==> job 1616 <==
Design maxfinder, start of the top module:
module maxfinder(clk, rst, start, x1, x2, x3, x4, eps, done, result);
clock: 6.22 ns
lec_check: 0
cap_margin: 20
core_margin: 2
core_utilization: 69
cts_cluster_size: 46
place_density_lb_addon: 0.0
setup_slack_margin: 1.83
slew_margin: 20
run.sh (not shown) runs the stock make flow with config.mk's settings and CLKGATE_MAP_FILE=.
==> inputs of job 8214, as changes to job 1616 <==
--- a/flow/config.mk
+++ b/flow/config.mk
@@ -8,7 +8,7 @@
 export CAP_MARGIN = 20
 export CORE_MARGIN = 2
-export CORE_UTILIZATION = 69
-export CTS_CLUSTER_SIZE = 46
-export PLACE_DENSITY_LB_ADDON = 0.0
-export SETUP_SLACK_MARGIN = 1.83
+export CORE_UTILIZATION = 40
+export CTS_CLUSTER_DIAMETER = 400
+export CTS_CLUSTER_SIZE = 100
+export SETUP_SLACK_MARGIN = -0.88
 export SLEW_MARGIN = 20
==> flow/constraint.sdc (replaced) <==
create_clock -name core_clock -period 9.0 [get_ports {clk}]
set_input_delay 1.8000 -clock core_clock [delete_from_list [all_inputs] [get_ports {clk}]]
set_output_delay 1.8000 -clock core_clock [all_outputs]
set_load 0.01 [all_outputs]
==> results.py <==
# Physical implementation metrics
metrics = {
    "run_status": {
        "status": "complete, no violations",
    },
    "final_layout": {
        "nonClockBufferCount": 104,
        "clk_share_pct": 3.908,
        "instances_no_fill": 1704,
        "seqCellArea_sq_um": 2360,
    },
    "worst_setup_path": {
        "worstPathArrival_ns": 5.99,
        "cp.required_ns": 6.52,
        "r2r_setup_slack_ns": 0.53,
    },
    "final_timing": {
        "tightest_slew_ns": 0.9492,
        "timing.final.crit_share_pct": 91.50,
    },
    "floorplanning": {
        "fp_util_pct": 70.00,
        "die_h_um": 138.8,
        "dieArea_sq_um": 19260,
    },
    "grt": {
        "grtUsageMet2_pct": 60.23,
    },
    "power_and_ir_drop": {
        "swShare_pct": 41.21,
    },
}
(the above is from job 1616)
==> results.py <==
# Physical implementation metrics
metrics = {
    "floorplanning": {
        "dieArea_sq_um": 32760,
        "die_h_um": 181,
    },
    "run_status": {
        "status": "complete, no violations",
    },
    "final_timing": {
        "tightest_slew_ns": 0.9503,
        "timing.final.crit_share_pct": 71.69,
    },
    "synthesis": {
        "ys_sh_xor_pct": 5.242,
    },
    "final_layout": {
        "clk_share_pct": 3.993,
        "instances_no_fill": 1810,
        "nonClockBufferCount": 42,
        "seqCellArea_sq_um": 2322,
    },
    "worst_setup_path": {
        "r2r_setup_slack_ns": 2.55,
        "cp.required_ns": 9.33,
        "worstPathArrival_ns": 6.78,
    },
}
(the above is from job 8214)

========
==> inputs of build 24 <==
Starting RTL as in the previous note.
## maxfinder
module maxfinder(clk, rst, start, x1, x2, x3, x4, eps, done, result);
input clk, start, rst;
input [4:0] x1, x2, x3, x4, eps;
output done;
output [4:0] result;
wire wen, wenep, sel, zer;
DataPath datapath(clk, rst, x1, x2, x3, x4, eps, wen, wenep, sel, zer, result);
controller con(clk, rst, start, zer, wen, wenep, sel, done);
endmodule
Settings: LEC_CHECK=0, CAP_MARGIN=30, CELL_PAD_IN_SITES_DETAIL_PLACEMENT=2, CELL_PAD_IN_SITES_GLOBAL_PLACEMENT=3, CORE_ASPECT_RATIO=0.93, CORE_MARGIN=8, CORE_UTILIZATION=35, GPL_ROUTABILITY_DRIVEN=1, MAX_ROUTING_LAYER=met4, MIN_ROUTING_LAYER=met2, PLACE_DENSITY_LB_ADDON=0.19, SLEW_MARGIN=20, TNS_END_PERCENT=90; clock period 7.95 ns.
==> inputs of trial 64, as changes to build 24 <==
==> flow/config.mk (replaced) <==
export PLATFORM = sky130hd
export DESIGN_NAME = maxfinder
export DESIGN_NICKNAME = maxfinder
export VERILOG_FILES = /design/flow/design.v
export SDC_FILE = /design/flow/constraint.sdc
export NUM_CORES = 4
export LEC_CHECK = 0
export CAP_MARGIN = 20
export CORE_MARGIN = 2
export CORE_UTILIZATION = 46
export SLEW_MARGIN = 20
==> flow/constraint.sdc (replaced) <==
create_clock -name core_clock -period 6.57 [get_ports {clk}]
set_input_delay 1.3140 -clock core_clock [delete_from_list [all_inputs] [get_ports {clk}]]
set_output_delay 1.3140 -clock core_clock [all_outputs]
set_load 0.01 [all_outputs]
==> run notes <==
The run finished with no timing, DRC or antenna violations. With the actual transition at the worst max-transition pin at 887 ps, the power in combinational cells is 1.80 mW. The count of clock-net buffers in the final layout was 19; the number of fill cells in the layout was 2510.

The tools report the tally of non-filler cells in the final layout as 1766. For the relative slew slack, the log shows 40.4%. According to the dpl log, the detail-placed design has an HPWL of 23700 um. Height of the die: 169 um.

The power report puts the leakage power at 7.04 nW.
Source of the figures above: trial 64

==> run notes <==
The number of detailed-routing iterations run before antenna repair is 7. The global routing report lists combined usage of all routing layers as 30.2%. By area, combinational gates come first. The layout contains a multi-input combinational cell count of 991. Count of clock-net buffers in the final layout: 17. The height of the die is 198 um. The logs give 0 for the number of buffers inserted by post-CTS setup repair and 30700 um for the final HPWL from detailed placement. The run finished with no timing, DRC or antenna violations.

The floorplan step set the die width to 212 um. The number of fill cells in the layout was 3926; the instance area after placement was 13400 um^2. On the critical path, the stage with the largest delay is an instance of fa_1. The reg-to-reg critical path startpoint is datapath.PU4.reg3.reg1.out$_SDFF_PP0_.

The run gives 25 for the number of cells on the critical path. Counting flops and latches in the post-synthesis netlist gives 116. The tools report the number of placed cells counting well taps as 1867.

The run gives 1.61 mW for the power in combinational cells. For this run, the number of standard cells in the final layout without fillers is 1900. Per the OpenROAD power report, leakage power amounts to 6.98 nW.
Source of the figures above: build 24


========
==> build 7: inputs <==
Starting RTL as in the previous note.
make LEC_CHECK=0 ABC_AREA=1 CAP_MARGIN=30 CELL_PAD_IN_SITES_DETAIL_PLACEMENT=2 CELL_PAD_IN_SITES_GLOBAL_PLACEMENT=2 CORE_ASPECT_RATIO=1.11 CORE_MARGIN=8 CORE_UTILIZATION=35 CTS_CLUSTER_DIAMETER=23 GPL_ROUTABILITY_DRIVEN=1 MAX_ROUTING_LAYER=met4 MIN_ROUTING_LAYER=met2 PLACE_DENSITY_LB_ADDON=0.19 SLEW_MARGIN=20 TNS_END_PERCENT=90 finish   # period 6.87 ns
==> build 93 (differences from build 7) <==
Settings changed: ABC_AREA 1 to default, CAP_MARGIN 30 to 20, CELL_PAD_IN_SITES_DETAIL_PLACEMENT 2 to default, CELL_PAD_IN_SITES_GLOBAL_PLACEMENT 2 to default, CORE_ASPECT_RATIO 1.11 to default, CORE_MARGIN 8 to 2, CORE_UTILIZATION 35 to 63, CTS_CLUSTER_DIAMETER 23 to 400, CTS_CLUSTER_SIZE from default to 98, GPL_ROUTABILITY_DRIVEN 1 to default, MAX_ROUTING_LAYER met4 to default, MIN_ROUTING_LAYER met2 to default, PLACE_DENSITY_LB_ADDON 0.19 to default, TNS_END_PERCENT 90 to default.
==> flow/constraint.sdc (replaced) <==
create_clock -name core_clock -period 9.0 [get_ports {clk}]
set_input_delay 1.8000 -clock core_clock [delete_from_list [all_inputs] [get_ports {clk}]]
set_output_delay 1.8000 -clock core_clock [all_outputs]
set_load 0.01 [all_outputs]
==> trial 12 (differences from build 7) <==
Settings changed: ABC_AREA 1 to default, CAP_MARGIN 30 to 20, CELL_PAD_IN_SITES_DETAIL_PLACEMENT 2 to default, CELL_PAD_IN_SITES_GLOBAL_PLACEMENT 2 to default, CORE_ASPECT_RATIO 1.11 to default, CORE_MARGIN 8 to 2, CORE_UTILIZATION 35 to 40, CTS_CLUSTER_DIAMETER 23 to default, GPL_ROUTABILITY_DRIVEN 1 to default, MAX_ROUTING_LAYER met4 to default, MIN_ROUTING_LAYER met2 to default, PLACE_DENSITY_LB_ADDON 0.19 to default, TNS_END_PERCENT 90 to default.
==> flow/constraint.sdc (replaced) <==
create_clock -name core_clock -period 6.57 [get_ports {clk}]
set_input_delay 1.3140 -clock core_clock [delete_from_list [all_inputs] [get_ports {clk}]]
set_output_delay 1.3140 -clock core_clock [all_outputs]
set_load 0.01 [all_outputs]
==> build 68 (differences from build 7) <==
Settings changed: CAP_MARGIN 30 to 20, CELL_PAD_IN_SITES_DETAIL_PLACEMENT 2 to default, CELL_PAD_IN_SITES_GLOBAL_PLACEMENT 2 to default, CORE_ASPECT_RATIO 1.11 to default, CORE_MARGIN 8 to 2, CORE_UTILIZATION 35 to 68, CTS_CLUSTER_DIAMETER 23 to default, CTS_CLUSTER_SIZE from default to 74, GPL_ROUTABILITY_DRIVEN 1 to default, MAX_ROUTING_LAYER met4 to default, MIN_ROUTING_LAYER met2 to default, PLACE_DENSITY_LB_ADDON 0.19 to default, TNS_END_PERCENT 90 to default.
==> flow/constraint.sdc (replaced) <==
create_clock -name core_clock -period 5.02 [get_ports {clk}]
set_input_delay 1.0040 -clock core_clock [delete_from_list [all_inputs] [get_ports {clk}]]
set_output_delay 1.0040 -clock core_clock [all_outputs]
set_load 0.01 [all_outputs]
==> summary of the runs <==
Trial 12 completed with no timing, DRC or antenna violations. Build 7 finished with timing, DRC and antenna clean. Build 93 finished clean. Build 68 finished but failed the layout checks on negative setup slack. In build 7 the utilization is lower than in trial 12, by 6.2 points. Critical path depth, lowest first: build 68, build 7, trial 12, build 93. Of build 68 and trial 12, build 68 has the higher global-route usage (gap 15 points). Against build 7, the sequential share of layout area of build 93 is higher by 0.35 points. Power, lowest first: build 93, trial 12, build 7, build 68. Die area: build 68 < build 93 < trial 12 < build 7.

========
==> run a: inputs <==
Starting RTL as in the previous note.
make LEC_CHECK=0 ABC_AREA=1 CAP_MARGIN=20 CORE_MARGIN=2 CORE_UTILIZATION=72 CTS_CLUSTER_DIAMETER=258 CTS_CLUSTER_SIZE=74 PLACE_DENSITY=0.38 SETUP_SLACK_MARGIN=1.51 SLEW_MARGIN=20 finish   # period 5.18 ns
==> inputs of run b, as changes to run a <==
Settings changed: CTS_CLUSTER_DIAMETER 258 to unset, HOLD_SLACK_MARGIN set to 0.29, PLACE_DENSITY 0.38 to unset, PLACE_DENSITY_LB_ADDON set to 0.26, SETUP_SLACK_MARGIN 1.51 to unset.
==> flow/constraint.sdc (replaced) <==
create_clock -name core_clock -period 5.01 [get_ports {clk}]
set_input_delay 1.0020 -clock core_clock [delete_from_list [all_inputs] [get_ports {clk}]]
set_output_delay 1.0020 -clock core_clock [all_outputs]
set_load 0.01 [all_outputs]
==> inputs of run c, as changes to run a <==
Settings changed: CTS_CLUSTER_DIAMETER 258 to unset, PLACE_DENSITY 0.38 to 0.67, SETUP_SLACK_MARGIN 1.51 to unset.
==> flow/constraint.sdc (replaced) <==
create_clock -name core_clock -period 5.01 [get_ports {clk}]
set_input_delay 1.0020 -clock core_clock [delete_from_list [all_inputs] [get_ports {clk}]]
set_output_delay 1.0020 -clock core_clock [all_outputs]
set_load 0.01 [all_outputs]
==> qor summary <==
|  | run a | run b | run c |
|---|---|---|---|
| Final hold slack | 468 ps | - | 465 ps |
| Logic inverters | 379 | - | 379 |
| Number of gates resized after CTS | 114 | 125 | 98 |
| Final setup skew | 14.0 ps | - | 8.29 ps |
| CP endpoint kind | register | - | register |
| Max-Slew Margin vs Limit | 12.9% | - | 30.6% |
| Outcome | complete, but fails checks | stopped before the end | complete, but fails checks |
| Failing step | - | 5_1_grt | - |
| Violated checks | setup timing | - | setup timing |
| Leakage component of the power | 0.00805 uW | - | 0.00818 uW |
| Worst-margin pin slew | 1300 ps | - | 1030 ps |
| Buffers, non-clock | 135 | - | 169 |
| Nets | 2033 | - | 2067 |
| Worst Hold Path Cells | 2 | - | 2 |
| Top sig layer | met5 | - | met4 |

========
==> v25: inputs <==
maxfinder again, from the RTL that the note above started with.
clock: 5.01 ns
lec_check: 0
abc_area: 1
cap_margin: 0
core_margin: 2
core_utilization: 72
cts_cluster_diameter: 39
cts_cluster_size: 74
place_density: 0.67
setup_slack_margin: 1.39
slew_margin: 20
==> inputs of v29, as changes to v25 <==
Settings changed: CAP_MARGIN 0 to 20, CTS_CLUSTER_DIAMETER 39 to unset, HOLD_SLACK_MARGIN set to 0.07, PLACE_DENSITY 0.67 to unset, PLACE_DENSITY_LB_ADDON set to 0.27, SETUP_SLACK_MARGIN 1.39 to unset.
==> notes.md <==
run results: clock-cell share of area between 3 and 4%, # setup viols final 10, status finished with violations, final worst slack -198.6 ps, final non-filler cell total approximately 1900, layout violations setup timing
[end of results for v25]
==> notes.md <==
run metrics: status did not finish, Err [ERROR GRT-0232] Routing congestion too high. Check the congestion heatmap in the GUI., Die Footprint 0.01854 mm2, failing step global routing (5_1_grt)
[end of results for v29]

========
==> inputs of job 2971 <==
Starting RTL as in the previous note.
make LEC_CHECK=0 ABC_AREA=1 CAP_MARGIN=20 CORE_MARGIN=2 CORE_UTILIZATION=72 CTS_CLUSTER_DIAMETER=317 CTS_CLUSTER_SIZE=74 PLACE_DENSITY=0.37 SLEW_MARGIN=20 finish   # period 5.01 ns
==> inputs of job 3371, as changes to job 2971 <==
Settings changed: CTS_CLUSTER_DIAMETER 317 to unset, CTS_CLUSTER_SIZE 74 to unset, PLACE_DENSITY 0.37 to unset, PLACE_DENSITY_LB_ADDON set to 0.19.
==> flow/constraint.sdc (replaced) <==
create_clock -name core_clock -period 6.06 [get_ports {clk}]
set_input_delay 1.2120 -clock core_clock [delete_from_list [all_inputs] [get_ports {clk}]]
set_output_delay 1.2120 -clock core_clock [all_outputs]
set_load 0.01 [all_outputs]
==> results <==
- Job 2971 finished but failed the layout checks on setup timing. Job 3371 finished clean.
- Non-clock buffer count: job 2971 is higher than job 3371 (126).
- Of job 3371 and job 2971, job 2971 has the higher via count (gap about 13%, measured against job 2971).
- Of job 3371 and job 2971, job 2971 has the higher clock skew (gap 0.0012 ns).
- In job 3371 the design area is lower than in job 2971, by about 12%.
- Clock power: job 2971 is higher than job 3371 (about 5%).
- Against job 3371, the global-route usage of job 2971 is higher by 3.7 points.
- Against job 2971, the sequential power of job 3371 is smaller by about 17%.
- In area after synthesis, job 3371 and job 2971 do not differ.
- Between job 3371 and job 2971, the lower fmax is in job 3371 (gap 11%, measured against job 2971).
- Between job 3371 and job 2971, the lower total power is in job 3371 (gap 27%, measured against job 2971).
- Against job 2971, the core utilization of job 3371 is lower by 11 points.

========
==> 03-12: inputs <==
maxfinder again, from the RTL that the note above started with.
make LEC_CHECK=0 CAP_MARGIN=20 CORE_ASPECT_RATIO=1.18 CORE_MARGIN=2 CORE_UTILIZATION=70 CTS_CLUSTER_DIAMETER=396 CTS_CLUSTER_SIZE=25 PLACE_DENSITY_LB_ADDON=0.0 SETUP_SLACK_MARGIN=1.21 SLEW_MARGIN=20 finish   # period 6.16 ns
==> inputs of 02-05, as changes to 03-12 <==
==> flow/config.mk (replaced) <==
export PLATFORM = sky130hd
export DESIGN_NAME = maxfinder
export DESIGN_NICKNAME = maxfinder
export VERILOG_FILES = /design/flow/design.v
export SDC_FILE = /design/flow/constraint.sdc
export NUM_CORES = 4
export LEC_CHECK = 0
export CAP_MARGIN = 20
export CORE_MARGIN = 10
export CORE_UTILIZATION = 40
export CTS_CLUSTER_DIAMETER = 398
export CTS_CLUSTER_SIZE = 98
export SLEW_MARGIN = 20
==> flow/constraint.sdc (replaced) <==
create_clock -name core_clock -period 9.0 [get_ports {clk}]
set_input_delay 1.8000 -clock core_clock [delete_from_list [all_inputs] [get_ports {clk}]]
set_output_delay 1.8000 -clock core_clock [all_outputs]
set_load 0.01 [all_outputs]
==> inputs of 12-13, as changes to 03-12 <==
==> flow/config.mk (replaced) <==
export PLATFORM = sky130hd
export DESIGN_NAME = maxfinder
export DESIGN_NICKNAME = maxfinder
export VERILOG_FILES = /design/flow/design.v
export SDC_FILE = /design/flow/constraint.sdc
export NUM_CORES = 4
export LEC_CHECK = 0
export CAP_MARGIN = 20
export CORE_MARGIN = 2
export CORE_UTILIZATION = 17
export SLEW_MARGIN = 20
==> flow/constraint.sdc (replaced) <==
create_clock -name core_clock -period 9.49 [get_ports {clk}]
set_input_delay 1.8980 -clock core_clock [delete_from_list [all_inputs] [get_ports {clk}]]
set_output_delay 1.8980 -clock core_clock [all_outputs]
set_load 0.01 [all_outputs]
==> comparison <==
Combinational power: 03-12 > 02-05 > 12-13. Power, highest first: 03-12, 02-05, 12-13. Fmax: 03-12 > 12-13 > 02-05. In sequential cell count, 12-13 and 02-05 do not differ. Setup slack: 02-05 is better than 03-12 (2.2 ns).
==> figures <==
|  | 02-05 | 12-13 | 03-12 |
|---|---|---|---|
| Combinational group share of total power | 0.483 | 0.485 | 0.540 |
| GR Layer Usage met2 | 0.2671 | 0.1344 | 0.6237 |
| Via count of the first global-routing pass | 9,131 | 8,914 | 10,010 |
| Switching part of the total power | 0.4041 | 0.4041 | 0.4045 |
| Layout net count | 1,775 | 1,776 | 1,831 |
| DR vias | 8,925 | 8,735 | 9,718 |
| Met2 wirelength from detailed routing | 14,190 µm | 13,740 µm | 17,260 µm |
| Result of the run | finished clean | finished clean | finished clean |
| Areal power density over the cells | 190.9 mW/mm² | 171.1 mW/mm² | 286.3 mW/mm² |
| Starting DRC count in detailed routing | 401 | 362 | 642 |
| Placeable core area | 0.03075 mm² | 0.07296 mm² | 0.01771 mm² |
| Reg area | 0.002322 mm² | 0.002322 mm² | 0.002366 mm² |
No activity file was given, so power comes from the tool's default toggle rates.
